==> inputs of run D <==
==> flow/design.v <==
module signed_mult_1_17 (out, a, b);
	output 	signed  [17:0]	out;
	input 	signed	[17:0] 	a;
	input 	signed	[17:0] 	b;
	wire 	signed	[35:0]	mult_out;
	assign mult_out = a * b;
	assign out = {mult_out[35], mult_out[33:17]};
endmodule
module OneNode(output signed [17:0] u_2_mid,    
	       input clock,		        
	       input reset,		        
	       input signed [17:0] u_hit_mid,   
	       input signed [17:0] u_1_right,   
	       input signed [17:0] u_1_left,     
	       input signed [17:0] u_1_up,      
	       input signed [17:0] u_1_down    
);  
    reg signed [17:0] u_0_mid_temp;		 
    reg signed [17:0] u_1_mid_temp, u_1_right_temp, u_1_left_temp, u_1_up_temp, u_1_down_temp; 
    wire signed [17:0] temp1,temp2, temp3, temp4;
    parameter [17:0] rho = (1<<17)/20; 
    parameter [17:0] eta = (999<<17)/1000;
    always @ (posedge clock) 
    begin
	if (reset == 0)
	begin
	    u_1_mid_temp = u_hit_mid; 
	    u_0_mid_temp = u_1_mid_temp; 
	    u_1_right_temp = 0; 
	    u_1_left_temp = 0;
	    u_1_up_temp = 0;
	    u_1_down_temp = 0;
   	end
        else
	begin
	    u_0_mid_temp = u_1_mid_temp;  
            u_1_mid_temp = u_2_mid;	   
	    u_1_right_temp = u_1_right;   
	    u_1_left_temp = u_1_left;	   
	    u_1_up_temp = u_1_up;         
	    u_1_down_temp = u_1_down;     
	end
    end
    assign  temp1 = u_1_up_temp + u_1_down_temp + u_1_right_temp + u_1_left_temp - (u_1_mid_temp<<<2);
    signed_mult_1_17 mult_1(.out(temp2),
			    .a(temp1),
                            .b(rho)); 
    assign  temp4 = temp2 + (u_1_mid_temp<<<1) - temp3;
    signed_mult_1_17 mult_2(.out(temp3),
			    .a(u_0_mid_temp),
                            .b(eta)); 
    signed_mult_1_17 mult_3(.out(u_2_mid),
			    .a(temp4),
                            .b(eta)); 
endmodule
module multNodes
#(parameter SIZE = 10)
(output signed [SIZE*SIZE*18-1:0] u_2_mid,    
 input clock,
 input reset,		        
 input signed [SIZE*SIZE*18-1:0] u_hit_mid,   
 input signed [SIZE*SIZE*18-1:0] u_1_right,   
 input signed [SIZE*SIZE*18-1:0] u_1_left,     
 input signed [SIZE*SIZE*18-1:0] u_1_up,      
 input signed [SIZE*SIZE*18-1:0] u_1_down     
);
    genvar i,j,k;
    generate
	for (k = 1; k < SIZE-1; k = k + 1) begin: side
		OneNode nodeUp(.u_2_mid(u_2_mid[(((0)*SIZE+(k))*18) +: 18]),
			       .clock(clock),
		               .reset(reset),
	                       .u_hit_mid(u_hit_mid[(((0)*SIZE+(k))*18) +: 18]),
	                       .u_1_right(u_1_right[(((0)*SIZE+(k+1))*18) +: 18]),
	                       .u_1_left(u_1_left[(((0)*SIZE+(k-1))*18) +: 18]),
	                       .u_1_up(18'sd0),
	       	               .u_1_down(u_1_down[(((1)*SIZE+(k))*18) +: 18]));
		OneNode nodeDown(.u_2_mid(u_2_mid[(((SIZE-1)*SIZE+(k))*18) +: 18]),
			         .clock(clock),
		                 .reset(reset),
	                         .u_hit_mid(u_hit_mid[(((SIZE-1)*SIZE+(k))*18) +: 18]),
	                         .u_1_right(u_1_right[(((SIZE-1)*SIZE+(k+1))*18) +: 18]),
	                         .u_1_left(u_1_left[(((SIZE-1)*SIZE+(k-1))*18) +: 18]),
	                         .u_1_up(u_1_up[(((SIZE-2)*SIZE+(k))*18) +: 18]),
	       	                 .u_1_down(18'sd0));
		OneNode nodeLeft(.u_2_mid(u_2_mid[(((k)*SIZE+(0))*18) +: 18]),
			         .clock(clock),
		                 .reset(reset),
	                         .u_hit_mid(u_hit_mid[(((k)*SIZE+(0))*18) +: 18]),
	                         .u_1_right(u_1_right[(((k)*SIZE+(1))*18) +: 18]),
	                         .u_1_left(18'sd0),
	                         .u_1_up(u_1_up[(((k-1)*SIZE+(0))*18) +: 18]),
	       	                 .u_1_down(u_1_down[(((k+1)*SIZE+(0))*18) +: 18]));
		OneNode nodeRight(.u_2_mid(u_2_mid[(((k)*SIZE+(SIZE-1))*18) +: 18]),
			         .clock(clock),
		                 .reset(reset),
	                         .u_hit_mid(u_hit_mid[(((k)*SIZE+(SIZE-1))*18) +: 18]),
	                         .u_1_right(18'sd0),
	                         .u_1_left(u_1_left[(((k)*SIZE+(SIZE-2))*18) +: 18]),
	                         .u_1_up(u_1_up[(((k+1)*SIZE+(SIZE-1))*18) +: 18]),
	       	                 .u_1_down(u_1_down[(((k-1)*SIZE+(SIZE-1))*18) +: 18]));
	end
    endgenerate
    generate
	for (k = 0; k < SIZE; k = k + 10) begin: corner
		OneNode UpLeftCorner(.u_2_mid(u_2_mid[(((0)*SIZE+(k))*18) +: 18]),
			             .clock(clock),
		                     .reset(reset),
	                             .u_hit_mid(u_hit_mid[(((0)*SIZE+(k))*18) +: 18]),
	                             .u_1_right(u_1_right[(((0)*SIZE+(k+1))*18) +: 18]),
	                             .u_1_left(18'sd0),
	                             .u_1_up(18'sd0),
	       	                     .u_1_down(u_1_down[(((1)*SIZE+(k))*18) +: 18]));
		OneNode UpRightCorner(.u_2_mid(u_2_mid[(((k)*SIZE+(SIZE-1))*18) +: 18]),
			             .clock(clock),
		                     .reset(reset),
	                             .u_hit_mid(u_hit_mid[(((k)*SIZE+(SIZE-1))*18) +: 18]),
	                             .u_1_right(18'sd0),
	                             .u_1_left(u_1_left[(((k)*SIZE+(SIZE-2))*18) +: 18]),
	                             .u_1_up(18'sd0),
	       	                     .u_1_down(u_1_down[(((k+1)*SIZE+(SIZE-1))*18) +: 18]));
		OneNode DownLeftCorner(.u_2_mid(u_2_mid[(((SIZE-1)*SIZE+(k))*18) +: 18]),
			               .clock(clock),
		                       .reset(reset),
	                               .u_hit_mid(u_hit_mid[(((SIZE-1)*SIZE+(k))*18) +: 18]),
	                               .u_1_right(u_1_right[(((SIZE-1)*SIZE+(k+1))*18) +: 18]),
	                               .u_1_left(18'sd0),
	                               .u_1_up(u_1_up[(((SIZE-2)*SIZE+(k))*18) +: 18]),
	       	                      .u_1_down(18'sd0));
		OneNode DownRightCorner(.u_2_mid(u_2_mid[(((SIZE-1)*SIZE+(SIZE-1))*18) +: 18]),
			                .clock(clock),
		                        .reset(reset),
	                                .u_hit_mid(u_hit_mid[(((SIZE-1)*SIZE+(SIZE-1))*18) +: 18]),
	                                .u_1_right(18'sd0),
	                                .u_1_left(u_1_left[(((SIZE-1)*SIZE+(SIZE-2))*18) +: 18]),
	                                .u_1_up(u_1_up[(((SIZE-2)*SIZE+(SIZE-1))*18) +: 18]),
	       	                        .u_1_down(18'sd0));
	end
    endgenerate
    generate
	for (i = 1; i < SIZE-1; i = i + 1) begin: row
	    for (j = 1; j < SIZE-1; j = j + 1) begin: col
		OneNode node(.u_2_mid(u_2_mid[(((i)*SIZE+(j))*18) +: 18]),
			     .clock(clock),
		             .reset(reset),
	                     .u_hit_mid(u_hit_mid[(((i)*SIZE+(j))*18) +: 18]),
	                     .u_1_right(u_1_right[(((i)*SIZE+(j+1))*18) +: 18]),
	                     .u_1_left(u_1_left[(((i)*SIZE+(j-1))*18) +: 18]),
	                     .u_1_up(u_1_up[(((i-1)*SIZE+(j))*18) +: 18]),
	       	             .u_1_down(u_1_down[(((i+1)*SIZE+(j))*18) +: 18]));
	    end
	end
    endgenerate
endmodule
module drum_grid
(input clock,
 input reset,                      
 input  [3*3*18-1:0] u_hit,        
 output [3*3*18-1:0] u_out         
);
    localparam SIZE = 3;
    wire signed [SIZE*SIZE*18-1:0] u_2_mid;
    multNodes #(.SIZE(SIZE)) grid(.u_2_mid(u_2_mid),
		  .clock(clock),
 	          .reset(reset),
 	          .u_hit_mid(u_hit),
 	          .u_1_right(u_2_mid),
 	          .u_1_left(u_2_mid),
 	          .u_1_up(u_2_mid),
 	          .u_1_down(u_2_mid));
    assign u_out = u_2_mid;
endmodule
==> flow/run.sh <==
#!/bin/bash
# the make line also repeats each setting of config.mk as NAME=value (left out here)
make -C /OpenROAD-flow-scripts/flow DESIGN_CONFIG=/design/flow/config.mk WORK_HOME=/design/flow/orfs CLKGATE_MAP_FILE= finish
==> flow/config.mk <==
export PLATFORM = sky130hd
export DESIGN_NAME = drum_grid
export DESIGN_NICKNAME = drum_grid
export VERILOG_FILES = /design/flow/design.v
export SDC_FILE = /design/flow/constraint.sdc
export NUM_CORES = 4
export LEC_CHECK = 0
export CAP_MARGIN = 20
export CORE_ASPECT_RATIO = 1.74
export CORE_MARGIN = 2
export CORE_UTILIZATION = 51
export CTS_CLUSTER_SIZE = 11
export GPL_ROUTABILITY_DRIVEN = 0
export GPL_TIMING_DRIVEN = 0
export MAX_ROUTING_LAYER = met5
export PLACE_DENSITY = 0.44
export SLEW_MARGIN = 20
export TNS_END_PERCENT = 5
==> flow/constraint.sdc <==
create_clock -name core_clock -period 35.2 [get_ports {clock}]
set_input_delay 7.0400 -clock core_clock [delete_from_list [all_inputs] [get_ports {clock}]]
set_output_delay 7.0400 -clock core_clock [all_outputs]
set_load 0.01 [all_outputs]
==> run R (differences from run D) <==
==> flow/config.mk (replaced) <==
export PLATFORM = sky130hd
export DESIGN_NAME = drum_grid
export DESIGN_NICKNAME = drum_grid
export VERILOG_FILES = /design/flow/design.v
export SDC_FILE = /design/flow/constraint.sdc
export NUM_CORES = 4
export LEC_CHECK = 0
export ABC_AREA = 1
export CAP_MARGIN = 30
export CELL_PAD_IN_SITES_DETAIL_PLACEMENT = 2
export CELL_PAD_IN_SITES_GLOBAL_PLACEMENT = 3
export CORE_ASPECT_RATIO = 0.53
export CORE_MARGIN = 3
export CORE_UTILIZATION = 58
export CTS_CLUSTER_DIAMETER = 149
export CTS_CLUSTER_SIZE = 21
export SETUP_SLACK_MARGIN = 5.0
export SLEW_MARGIN = 40
==> flow/constraint.sdc (replaced) <==
create_clock -name core_clock -period 25.0 [get_ports {clock}]
set_input_delay 5.0000 -clock core_clock [delete_from_list [all_inputs] [get_ports {clock}]]
set_output_delay 5.0000 -clock core_clock [all_outputs]
set_load 0.01 [all_outputs]
==> run F (differences from run D) <==
==> flow/config.mk (replaced) <==
export PLATFORM = sky130hd
export DESIGN_NAME = drum_grid
export DESIGN_NICKNAME = drum_grid
export VERILOG_FILES = /design/flow/design.v
export SDC_FILE = /design/flow/constraint.sdc
export NUM_CORES = 4
export LEC_CHECK = 0
export ABC_AREA = 1
export CAP_MARGIN = 20
export CORE_MARGIN = 2
export CORE_UTILIZATION = 72
export CTS_CLUSTER_DIAMETER = 374
export CTS_CLUSTER_SIZE = 95
export PLACE_DENSITY = 0.4
export SLEW_MARGIN = 20
==> flow/constraint.sdc (replaced) <==
create_clock -name core_clock -period 9.44 [get_ports {clock}]
set_input_delay 1.8880 -clock core_clock [delete_from_list [all_inputs] [get_ports {clock}]]
set_output_delay 1.8880 -clock core_clock [all_outputs]
set_load 0.01 [all_outputs]
==> results <==
Run R stopped in global placement without I/O (3_1_place_gp_skip_io). Run F failed in global routing (5_1_grt). Run D went through all stages and came out clean. Synthesized cell count: run R is higher than run D (about 16%). Die size, highest first: run D, run R, run F. Of run R and run D, run R has the higher synthesized area (gap 4.4%, measured against run D).
==> figures <==
Status: run R aborted with a tool error; run F aborted with a tool error; run D finished clean
Stage where the flow stopped: run R global placement without I/O (3_1_place_gp_skip_io); run F global routing (5_1_grt); run D -
Num CTS Buffers: run R -; run F 9; run D 68
Area of the core region: run R 347000 µm²; run F 282000 µm²; run D 380000 µm²
Post-CTS Setup Inserts: run R -; run F 207; run D 0
Clock tree buffer depth: run R -; run F 3; run D 3
Sum of net half-perimeters after detailed placement: run R -; run F 704000 µm; run D 556000 µm
Mean instance size in the synthesized netlist: run R 8.89 µm²; run F 8.89 µm²; run D 9.90 µm²
Cell area reported after detailed placement: run R -; run F 257000 µm²; run D 205000 µm²
Synth Cell Area: run R 203000 µm²; run F 203000 µm²; run D 195000 µm²
Number of levels the H-tree was split into: run R -; run F 1; run D 3
Number of buffers inserted by port buffering: run R -; run F 325; run D 324
Mapped Cells: run R 22849; run F 22849; run D 19654

==> inputs of run a <==
// drum_grid: RTL as listed in full above, without the edits since
Settings: LEC_CHECK=0, CAP_MARGIN=20, CORE_MARGIN=2, CORE_UTILIZATION=40, SETUP_SLACK_MARGIN=-2.0, SLEW_MARGIN=20; clock period 24.3 ns.
run.sh (not shown) runs the stock make flow with config.mk's settings and CLKGATE_MAP_FILE=.
==> inputs of run b, as changes to run a <==
- CORE_UTILIZATION: 40 -> 25
- SETUP_SLACK_MARGIN: -2.0 -> unset
==> inputs of run c, as changes to run a <==
- CELL_PAD_IN_SITES_GLOBAL_PLACEMENT: unset -> 2
- CORE_UTILIZATION: 40 -> 25
- GPL_TIMING_DRIVEN: unset -> 0
- MAX_ROUTING_LAYER: unset -> met5
- PLACE_DENSITY_LB_ADDON: unset -> 0.01
- TNS_END_PERCENT: unset -> 75
==> flow/constraint.sdc (replaced) <==
create_clock -name core_clock -period 35.2 [get_ports {clock}]
set_input_delay 7.0400 -clock core_clock [delete_from_list [all_inputs] [get_ports {clock}]]
set_output_delay 7.0400 -clock core_clock [all_outputs]
set_load 0.01 [all_outputs]
==> run notes <==
Quick summary of the implementation run below.

The flow ran to the end, but the layout failed its checks. The reasons given for failing layout checks are negative setup slack. The number of setup violations in the final report is 1. The final worst slack came out at -0.0539 ns.

The layout overhead on the synthesized area is 7.83%. The register fraction of the total cell area came out at 4.64%.
[end of results for run a]
==> run notes <==
Quick summary of the implementation run below.

The register fraction of the total cell area came out at 4.51%. The final worst slack came out at 6.03 ns.

The layout overhead on the synthesized area is 11.2%. The number of max-slew violations in the final report is 0. Endpoints with negative setup slack in the final report add up to 0. The run finished with no timing, DRC or antenna violations.
[end of results for run c]
==> run notes <==
Quick summary of the implementation run below.

The met2 global-route usage came out at 25.4%. The layout overhead on the synthesized area came out at 11.1%. The number of setup violations in the final report came out at 0.

The worst register-to-register path has a depth of 69. The cell count after synthesis is 19,700. The post-route clock period utilization came out at 96.8%. The net count entering floorplan came out at 27,300. The run finished with no timing, DRC or antenna violations.
[end of results for run b]

==> quartz <==
// drum_grid: RTL as listed in full above, without the edits since
Settings: LEC_CHECK=0, CAP_MARGIN=20, CORE_MARGIN=2, CORE_UTILIZATION=51, GPL_ROUTABILITY_DRIVEN=0, GPL_TIMING_DRIVEN=0, MAX_ROUTING_LAYER=met5, PLACE_DENSITY_LB_ADDON=0.01, SLEW_MARGIN=20, TNS_END_PERCENT=5; clock period 35.2 ns.
==> violet (differences from quartz) <==
Settings changed: CORE_UTILIZATION 51 to 70, CTS_CLUSTER_DIAMETER set to 289, GPL_ROUTABILITY_DRIVEN 0 to not set, GPL_TIMING_DRIVEN 0 to 1, PLACE_DENSITY_LB_ADDON 0.01 to 0.28, SETUP_SLACK_MARGIN set to 5.0, TNS_END_PERCENT 5 to 75.
==> flow/constraint.sdc (replaced) <==
create_clock -name core_clock -period 15.4 [get_ports {clock}]
set_input_delay 3.0800 -clock core_clock [delete_from_list [all_inputs] [get_ports {clock}]]
set_output_delay 3.0800 -clock core_clock [all_outputs]
set_load 0.01 [all_outputs]
==> out/metrics.cfg <==
[grt]
grtUsageMet2_pct=48.5

[run_status]
status=complete, no violations

[critical_path]
critPathBufInv=12

[hold_path]
min_path_type=reg -> reg

[clock_network]
cts_made_buffers=68

[layout]
area_delta_synth_final_pct=6.76

[floorplanning]
die_h_um=622

The numbers above come from quartz.

==> out/metrics.cfg <==
[run_status]
status=stopped before the end
haltStage=global routing
firstError=[ERROR GRT-0116] Global routing finished with congestion. Check the congestion regions in the DRC Viewer.

[floorplanning]
die_h_um=531

[place]
dpl.hpwl_um=598000

[logic_synthesis]
syn_area_per_cell_sq_um=9.90
synthArstFlopShare_pct=0

[grt]
grtUsageMet2_pct=91.6
globalRouteMet1Util_pct=75.1

[clock_network]
cts_made_buffers=73

The numbers above come from violet.

